## PMPD
module PMPD(
    input wire clk,
    input wire rst_n,
    input wire sclk,
    input wire mosi,
    input wire ss,
    output wire miso,            
    output wire drive
);
Settings: LEC_CHECK=0, ABC_AREA=1, CAP_MARGIN=20, CELL_PAD_IN_SITES_DETAIL_PLACEMENT=2, CORE_ASPECT_RATIO=0.69, CORE_MARGIN=6, CORE_UTILIZATION=22, CTS_CLUSTER_DIAMETER=24, CTS_CLUSTER_SIZE=47, GPL_ROUTABILITY_DRIVEN=1, HOLD_SLACK_MARGIN=-0.08, MAX_ROUTING_LAYER=met4, PLACE_DENSITY_LB_ADDON=0.07, SETUP_SLACK_MARGIN=0.12, SLEW_MARGIN=25; clock period 8.41 ns.
run.sh (not shown) runs the stock make flow with config.mk's settings and CLKGATE_MAP_FILE=.
The first run passed the timing, design-rule and antenna checks.
==> next run, changes <==
ABC_AREA = default   (was 1)
CELL_PAD_IN_SITES_DETAIL_PLACEMENT = default   (was 2)
CORE_ASPECT_RATIO = default   (was 0.69)
MAX_ROUTING_LAYER = default   (was met4)
PLACE_DENSITY = 0.54   (was default)
PLACE_DENSITY_LB_ADDON = default   (was 0.07)
Global-route usage fell by 4.0 points.
Cell area fell by 2.2%.
Sequential power stays flat.
Area after synthesis went down by 0.50%.
Core utilization went down by 0.43 points.
Setup slack gets better by 240 ps.

========
PMPD again, from the RTL that the note above started with.
make LEC_CHECK=0 CAP_MARGIN=20 CORE_MARGIN=6 CORE_UTILIZATION=22 CTS_CLUSTER_SIZE=47 GPL_ROUTABILITY_DRIVEN=1 HOLD_SLACK_MARGIN=-0.08 PLACE_DENSITY_LB_ADDON=0.14 SETUP_SLACK_MARGIN=0.12 SLEW_MARGIN=20 finish   # period 8.41 ns
==> next run, changes <==
==> flow/config.mk (replaced) <==
export PLATFORM = sky130hd
export DESIGN_NAME = PMPD
export DESIGN_NICKNAME = PMPD
export VERILOG_FILES = /design/flow/design.v
export SDC_FILE = /design/flow/constraint.sdc
export NUM_CORES = 4
export LEC_CHECK = 0
export CAP_MARGIN = 20
export CORE_MARGIN = 2
export CORE_UTILIZATION = 40
export SLEW_MARGIN = 20
==> flow/constraint.sdc (replaced) <==
create_clock -name core_clock -period 10.0 [get_ports {clk}]
set_input_delay 2.0000 -clock core_clock [delete_from_list [all_inputs] [get_ports {clk}]]
set_output_delay 2.0000 -clock core_clock [all_outputs]
set_load 0.01 [all_outputs]
Result:
- sequential share of layout area went up by 2.2 points
- global-route usage came out higher by 4.6 points
- combinational power went down by about 20%
- fmax falls by about 7%
- setup slack improves by 1100 ps
- utilization climbs by 19 points
- synthesized cell count stays the same
- sequential power went down by about 16%
==> next run, changes <==
==> flow/constraint.sdc (replaced) <==
create_clock -name core_clock -period 8.01 [get_ports {clk}]
set_input_delay 1.6020 -clock core_clock [delete_from_list [all_inputs] [get_ports {clk}]]
set_output_delay 1.6020 -clock core_clock [all_outputs]
set_load 0.01 [all_outputs]
Result: The new run finished with timing, DRC and antenna clean. Final cell count hardly moves. Register-to-register slack gets worse by 1400 ps. Combinational power came out higher by 27%. Sequential power came out higher by 25%. Via count came out higher by 0.32%.
==> next run, changes <==
==> flow/constraint.sdc (replaced) <==
create_clock -name core_clock -period 5.44 [get_ports {clk}]
set_input_delay 1.0880 -clock core_clock [delete_from_list [all_inputs] [get_ports {clk}]]
set_output_delay 1.0880 -clock core_clock [all_outputs]
set_load 0.01 [all_outputs]
This time the run produced a layout that fails on negative setup slack.
Synthesized cell count is unchanged.
Area after synthesis is unchanged.
Hold slack got worse by 61 ps.
Clock skew climbs by 8.8 ps.
Register-to-register slack got worse by 1700 ps.
First-iteration DRC count drops by 1.4%.
Clock-buffer cell count climbs by 2.
Total power climbs by 48%.
Sequential power climbs by 47%.
Final cell count climbs by about 4%.

========
== v8 ==
Starting RTL as in the previous note.
export LEC_CHECK = 0
export ABC_AREA = 0
export CAP_MARGIN = 20
export CORE_ASPECT_RATIO = 1.56
export CORE_MARGIN = 2
export CORE_UTILIZATION = 72
export CTS_CLUSTER_DIAMETER = 43
export CTS_CLUSTER_SIZE = 31
export PLACE_DENSITY = 0.4
export SETUP_SLACK_MARGIN = 1.4
export SLEW_MARGIN = 20
create_clock -name core_clock -period 5.63 [get_ports {clk}]
v8: complete, dirty (setup timing)
Modified inputs, v20 compared to v8
- removing CORE_ASPECT_RATIO (formerly 1.56)
- changing CORE_UTILIZATION from 72 to 21
- removing ABC_AREA (formerly 0)
- removing CTS_CLUSTER_DIAMETER (formerly 43)
- removing CTS_CLUSTER_SIZE (formerly 31)
- removing SETUP_SLACK_MARGIN (formerly 1.4)
- removing PLACE_DENSITY (formerly 0.4)
- changing the clock period (ns, I/O delays scaled along) from 5.63 to 15.2
Findings:
- Between v8 and v20, the buffer depth of the longest clock path is lower for v8.
- Compared with v8, in v20 worst setup slack now sits higher, routability congestion estimate from global placement shrank by 4.9%.
- v20 completed end to end with timing, DRC and antenna clean.
- The critical path's slowest cell comes out sky130_fd_sc_hd__xor2_1 in one run and sky130_fd_sc_hd__fa_1 in the other, namely in v20 and v8 respectively.
> inputs changed (v20 -> v34)
- a change of CORE_UTILIZATION from 21 to 17
- a change of the clock period (ns, I/O delays scaled along) from 15.2 to 13.0
Results
- A group drawing the most power of sequential cells is what v20 shows, while the clock network belongs to v34.
- v34 vs v20: critical path depth down
- Compared v20 against v34; share of power burned in combinational logic within noise.
- Via count (v34 vs. v20) decreases slightly
- Between v20 and v34, number of clock buffers in the layout is higher for v34, v20 comes in under that.
- When v34 is measured against v20, its CTS buffer count turns out 13 higher.
The inputs of v38 differ from those of v34 as listed below.
- CORE_UTILIZATION: 17 -> 60
- CTS_CLUSTER_SIZE: unset -> 98
- ABC_AREA: unset -> 1
- the clock period (ns, I/O delays scaled along): 13.0 -> 6.87
==> comparison <==
Lower longest individual stage delay on the worst path goes to v38 over v34.
Comparing v38 and v34, tally of unique sky130hd cells used after synthesis is lower on v38.
Lower fraction of standard cell area in multi-input logic goes to v38 over v34.
Diff v34 -> v38 | worst setup margin | decrease of 5.14 ns
The cell count of v38 falls short of that of v34 by 1643.
v38 against v34; synthesized area divided by synthesized cell count is down by more than a quarter.
v38 ends up with a final standard cell utilization of the core that is 46 points higher than in v34.
For v32, these inputs were changed with respect to v38:
- swapping 60 for 69 in CORE_UTILIZATION
- clearing ABC_AREA, which used to be 1
- putting SETUP_SLACK_MARGIN at 0.12 where nothing was set
- swapping 98 for 47 in CTS_CLUSTER_SIZE
- putting GPL_ROUTABILITY_DRIVEN at 1 where nothing was set
- swapping 6.87 for 5.33 in the clock period (ns, I/O delays scaled along)
==> results <==
Synthesized area came out lower on v32 than on v38. v32 vs v38: cell count after synthesis down by more than a quarter. Compared with v38, v32 ends up with a larger final cell area. STATUS run=v32 STAGES=ALL_DONE FINAL_CHECKS=FAILED CAUSE=setup timing. Sequential cell count came out exactly the same in v32 and v38. The run showing the greater non-clock buffer count is v32. v32 does better than v38 on wire length.

========
PMPD again, from the RTL that the note above started with.
make LEC_CHECK=0 ABC_AREA=1 CAP_MARGIN=5 CELL_PAD_IN_SITES_DETAIL_PLACEMENT=1 CORE_ASPECT_RATIO=1.22 CORE_MARGIN=2 CORE_UTILIZATION=60 CTS_CLUSTER_DIAMETER=291 GPL_TIMING_DRIVEN=0 HOLD_SLACK_MARGIN=0.1 MIN_ROUTING_LAYER=met2 PLACE_DENSITY=0.93 SETUP_SLACK_MARGIN=-0.83 SLEW_MARGIN=20 finish   # period 14.0 ns
The baseline did not get past global routing (5_1_grt) on GRT-0116.
Next try:
CAP_MARGIN = 20   (was 5)
CELL_PAD_IN_SITES_DETAIL_PLACEMENT = default   (was 1)
CORE_ASPECT_RATIO = default   (was 1.22)
CORE_UTILIZATION = 40   (was 60)
GPL_TIMING_DRIVEN = default   (was 0)
HOLD_SLACK_MARGIN = default   (was 0.1)
MIN_ROUTING_LAYER = default   (was met2)
PLACE_DENSITY = default   (was 0.93)
SETUP_SLACK_MARGIN = default   (was -0.83)
clock period = 10.0 ns   (was 14.0 ns; I/O delays follow)
=> Now the flow finished with timing, DRC and antenna clean; die area rises by 49%; synthesized cell count is unchanged; synthesized area does not change.
Next try:
CORE_UTILIZATION = 72   (was 40)
CTS_CLUSTER_DIAMETER = 394   (was 291)
CTS_CLUSTER_SIZE = 10   (was default)
clock period = 4.45 ns   (was 10.0 ns; I/O delays follow)
Effect:
- With this change the flow completed, yet does not pass: negative setup slack
- final cell count drops by 7.2%
- clock-buffer cell count drops by 58
- die area went down by 44%
- design area rose by 3.1%
- synthesized area is unchanged
Next try:
ABC_AREA = default   (was 1)
CORE_UTILIZATION = 37   (was 72)
CTS_CLUSTER_DIAMETER = default   (was 394)
CTS_CLUSTER_SIZE = default   (was 10)
clock period = 8.01 ns   (was 4.45 ns; I/O delays follow)
With this change the flow passed the timing, design-rule and antenna checks.
Design area came out lower by 2.3%.
Worst hold slack is better by 0.28 ns.
Setup slack gains 2.9 ns.
Wire length falls by 26%.
Global-route usage is lower by 18 points.
Core utilization came out lower by 41 points.
Fmax shrinks by 9.6%.
Next try:
ABC_AREA = 0   (was default)
CORE_UTILIZATION = 72   (was 37)
CTS_CLUSTER_SIZE = 31   (was default)
SETUP_SLACK_MARGIN = 1.4   (was default)
clock period = 4.91 ns   (was 8.01 ns; I/O delays follow)
What happened: This time the run finished with negative setup slack left. Global-route usage rose by 13 points. Wire length rose by about 11%. Die size fell by about 50%. Sequential power rose by about 60%. Cell count fell by about 13%. Setup slack got worse by 2.3 ns. Utilization rose by 42 points. Clock-buffer cell count fell by 46. Power rose by 57%.
Next try:
ABC_AREA = default   (was 0)
CORE_UTILIZATION = 67   (was 72)
CTS_CLUSTER_SIZE = 23   (was 31)
SETUP_SLACK_MARGIN = default   (was 1.4)
clock period = 4.45 ns   (was 4.91 ns; I/O delays follow)
- The new run completed, yet does not pass: negative setup slack
- cell area stays flat
- clock skew drops by 0.0035 ns
- first-iteration DRC count came out higher by 6.3%
- sequential cell count is unchanged
- synthesized cell count stays the same
- sequential power goes up by about 10%
- synthesized area stays the same
- worst hold slack loses 0.050 ns

========
PMPD again, from the RTL that the note above started with.
==> flow/config.mk <==
export PLATFORM = sky130hd
export DESIGN_NAME = PMPD
export DESIGN_NICKNAME = PMPD
export VERILOG_FILES = /design/flow/design.v
export SDC_FILE = /design/flow/constraint.sdc
export NUM_CORES = 4
export LEC_CHECK = 0
export CAP_MARGIN = 20
export CORE_MARGIN = 2
export CORE_UTILIZATION = 71
export CTS_CLUSTER_DIAMETER = 218
export CTS_CLUSTER_SIZE = 31
export HOLD_SLACK_MARGIN = -0.09
export PLACE_DENSITY = 0.63
export SLEW_MARGIN = 20
export TNS_END_PERCENT = 75
==> flow/constraint.sdc <==
create_clock -name core_clock -period 8.19 [get_ports {clk}]
set_input_delay 1.6380 -clock core_clock [delete_from_list [all_inputs] [get_ports {clk}]]
set_output_delay 1.6380 -clock core_clock [all_outputs]
set_load 0.01 [all_outputs]
The first run ran to the end with no violations.
Rerun with:
CORE_UTILIZATION = 67   (was 71)
CTS_CLUSTER_DIAMETER = default   (was 218)
CTS_CLUSTER_SIZE = 25   (was 31)
HOLD_SLACK_MARGIN = default   (was -0.09)
PLACE_DENSITY = default   (was 0.63)
TNS_END_PERCENT = default   (was 75)
clock period = 4.45 ns   (was 8.19 ns; I/O delays follow)
Result: The changed run produced a layout that fails on setup timing; power increases by 140%; hold slack loses 270 ps; synthesized area does not change; routed wire length grows by 12%; synthesized cell count is unchanged; sequential power came out higher by 84%.
Rerun with:
CORE_UTILIZATION = 72   (was 67)
CTS_CLUSTER_SIZE = 32   (was 25)
PLACE_DENSITY_LB_ADDON = 0.0   (was default)
SETUP_SLACK_MARGIN = 1.29   (was default)
Outcome:
- The changed run completed, yet does not pass: setup timing
- power came out higher slightly
- critical path depth grows by 1
- setup slack loses 23 ps
Rerun with:
CTS_CLUSTER_SIZE = 47   (was 32)
GPL_ROUTABILITY_DRIVEN = 1   (was default)
SETUP_SLACK_MARGIN = 1.56   (was 1.29)
clock period = 5.33 ns   (was 4.45 ns; I/O delays follow)
Outcome: The changed run finished but failed the layout checks on setup timing; sequential power drops by 16%; cell area decreases by 1.0%; die size is unchanged; global-route usage went down by 0.42 points; via count drops by 1.5%.

========
Starting RTL as in the previous note.
clock: 14.0 ns
lec_check: 0
abc_area: 0
cap_margin: 5
cell_pad_in_sites_detail_placement: 1
core_aspect_ratio: 1.22
core_margin: 2
core_utilization: 60
cts_cluster_diameter: 291
gpl_timing_driven: 0
hold_slack_margin: 0.17
min_routing_layer: met2
place_density: 0.93
setup_slack_margin: -0.83
slew_margin: 20
The baseline ended with an error in global routing (5_1_grt).
Edit:
- CAP_MARGIN: 5 -> 20
- CELL_PAD_IN_SITES_DETAIL_PLACEMENT: 1 -> not set
- CORE_ASPECT_RATIO: 1.22 -> not set
- CORE_UTILIZATION: 60 -> 72
- CTS_CLUSTER_DIAMETER: 291 -> not set
- CTS_CLUSTER_SIZE: not set -> 99
- GPL_TIMING_DRIVEN: 0 -> not set
- HOLD_SLACK_MARGIN: 0.17 -> not set
- MIN_ROUTING_LAYER: met2 -> not set
- PLACE_DENSITY: 0.93 -> not set
- PLACE_DENSITY_LB_ADDON: not set -> 0.0
- SETUP_SLACK_MARGIN: -0.83 -> 1.53
- clock period: 14.0 -> 5.26 ns (I/O delays scaled with it)
After rerunning:
- The changed run completed, yet does not pass: setup timing
- synthesized area stays the same
- die area drops by 17%
- synthesized cell count is unchanged
Edit:
- ABC_AREA: 0 -> not set
- CORE_ASPECT_RATIO: not set -> 0.5
- CTS_CLUSTER_SIZE: 99 -> 47
- GPL_ROUTABILITY_DRIVEN: not set -> 1
- SETUP_SLACK_MARGIN: 1.53 -> 1.56
- clock period: 5.26 -> 5.33 ns (I/O delays scaled with it)
After rerunning:
- The new run finished but failed the layout checks on setup timing
- cell area is about the same
- utilization barely changes
- maximum frequency decreases by 2.7%
- wire length increases by 8.9%
- worst hold slack is better by 0.028 ns
- clock power decreases by about 5%
- sequential share of layout area hardly moves
Edit:
- CORE_ASPECT_RATIO: 0.5 -> not set
- CORE_MARGIN: 2 -> 9
- CORE_UTILIZATION: 72 -> 22
- PLACE_DENSITY_LB_ADDON: 0.0 -> 0.14
- SETUP_SLACK_MARGIN: 1.56 -> 0.12
=> The new run ran to the end with violations: setup timing; power rose by 11%; final cell count rose by 45%; routed wire length stays flat; sequential cell count does not change; worst hold slack got worse by 0.17 ns; final area rose by 5.8%; synthesized cell count is unchanged; sequential power barely changes; first-iteration DRC count fell by 34%.

========
PMPD again, from the RTL that the note above started with.
make LEC_CHECK=0 CAP_MARGIN=0 CELL_PAD_IN_SITES_GLOBAL_PLACEMENT=2 CORE_ASPECT_RATIO=0.8 CORE_MARGIN=9 CORE_UTILIZATION=70 GPL_ROUTABILITY_DRIVEN=0 GPL_TIMING_DRIVEN=0 HOLD_SLACK_MARGIN=-0.09 MAX_ROUTING_LAYER=met4 SLEW_MARGIN=30 TNS_END_PERCENT=15 finish   # period 12.8 ns
The baseline died in 3_1_place_gp_skip_io.
Next try:
- CAP_MARGIN: 0 -> 20
- CELL_PAD_IN_SITES_GLOBAL_PLACEMENT: 2 -> default
- CORE_MARGIN: 9 -> 2
- CORE_UTILIZATION: 70 -> 40
- GPL_ROUTABILITY_DRIVEN: 0 -> default
- GPL_TIMING_DRIVEN: 0 -> default
- HOLD_SLACK_MARGIN: -0.09 -> default
- MAX_ROUTING_LAYER: met4 -> default
- SLEW_MARGIN: 30 -> 35
- TNS_END_PERCENT: 15 -> 25
- clock period: 12.8 -> 10.0 ns (I/O delays scaled with it)
Outcome: With this change the flow finished with timing, DRC and antenna clean. Synthesized cell count stays the same. Area after synthesis does not change. Die size rose by 61%.

========
PMPD again, from the RTL that the note above started with.
Settings: LEC_CHECK=0, CAP_MARGIN=20, CELL_PAD_IN_SITES_DETAIL_PLACEMENT=2, CORE_ASPECT_RATIO=0.69, CORE_MARGIN=6, CORE_UTILIZATION=22, CTS_CLUSTER_DIAMETER=24, CTS_CLUSTER_SIZE=47, GPL_ROUTABILITY_DRIVEN=1, HOLD_SLACK_MARGIN=-0.08, MAX_ROUTING_LAYER=met4, PLACE_DENSITY=0.54, SETUP_SLACK_MARGIN=0.12, SLEW_MARGIN=25; clock period 8.41 ns.
Edit:
Settings changed: ABC_AREA set to 1, CELL_PAD_IN_SITES_DETAIL_PLACEMENT 2 to unset, CORE_ASPECT_RATIO 0.69 to unset, CORE_MARGIN 6 to 2, CORE_UTILIZATION 22 to 72, CTS_CLUSTER_DIAMETER 24 to unset, HOLD_SLACK_MARGIN -0.08 to unset, MAX_ROUTING_LAYER met4 to unset, PLACE_DENSITY 0.54 to unset, PLACE_DENSITY_LB_ADDON set to 0.2, SLEW_MARGIN 25 to 20.
Clock period 8.41 ns to 5.33 ns, I/O delays scaled along.
Result:
- The new run ran to the end with violations: negative setup slack
- worst setup slack is worse by 1800 ps
- critical path depth is higher by 3
- power grows by 9.8%
Edit:
Settings changed: ABC_AREA 1 to unset, PLACE_DENSITY set to 0.35, PLACE_DENSITY_LB_ADDON 0.2 to unset, SETUP_SLACK_MARGIN 0.12 to -0.53.
Result: The new run ran to the end with violations: negative setup slack. Total power drops by 1.1%. Combinational power drops by 14%. Worst hold slack improved by 63 ps. Sequential share of layout area climbs by 0.54 points. First-iteration DRC count drops by 59%. Design area drops by 1.0%. Count of clock-buffer cells in the layout climbs by 26.
Power and IR drop assume default switching activity.
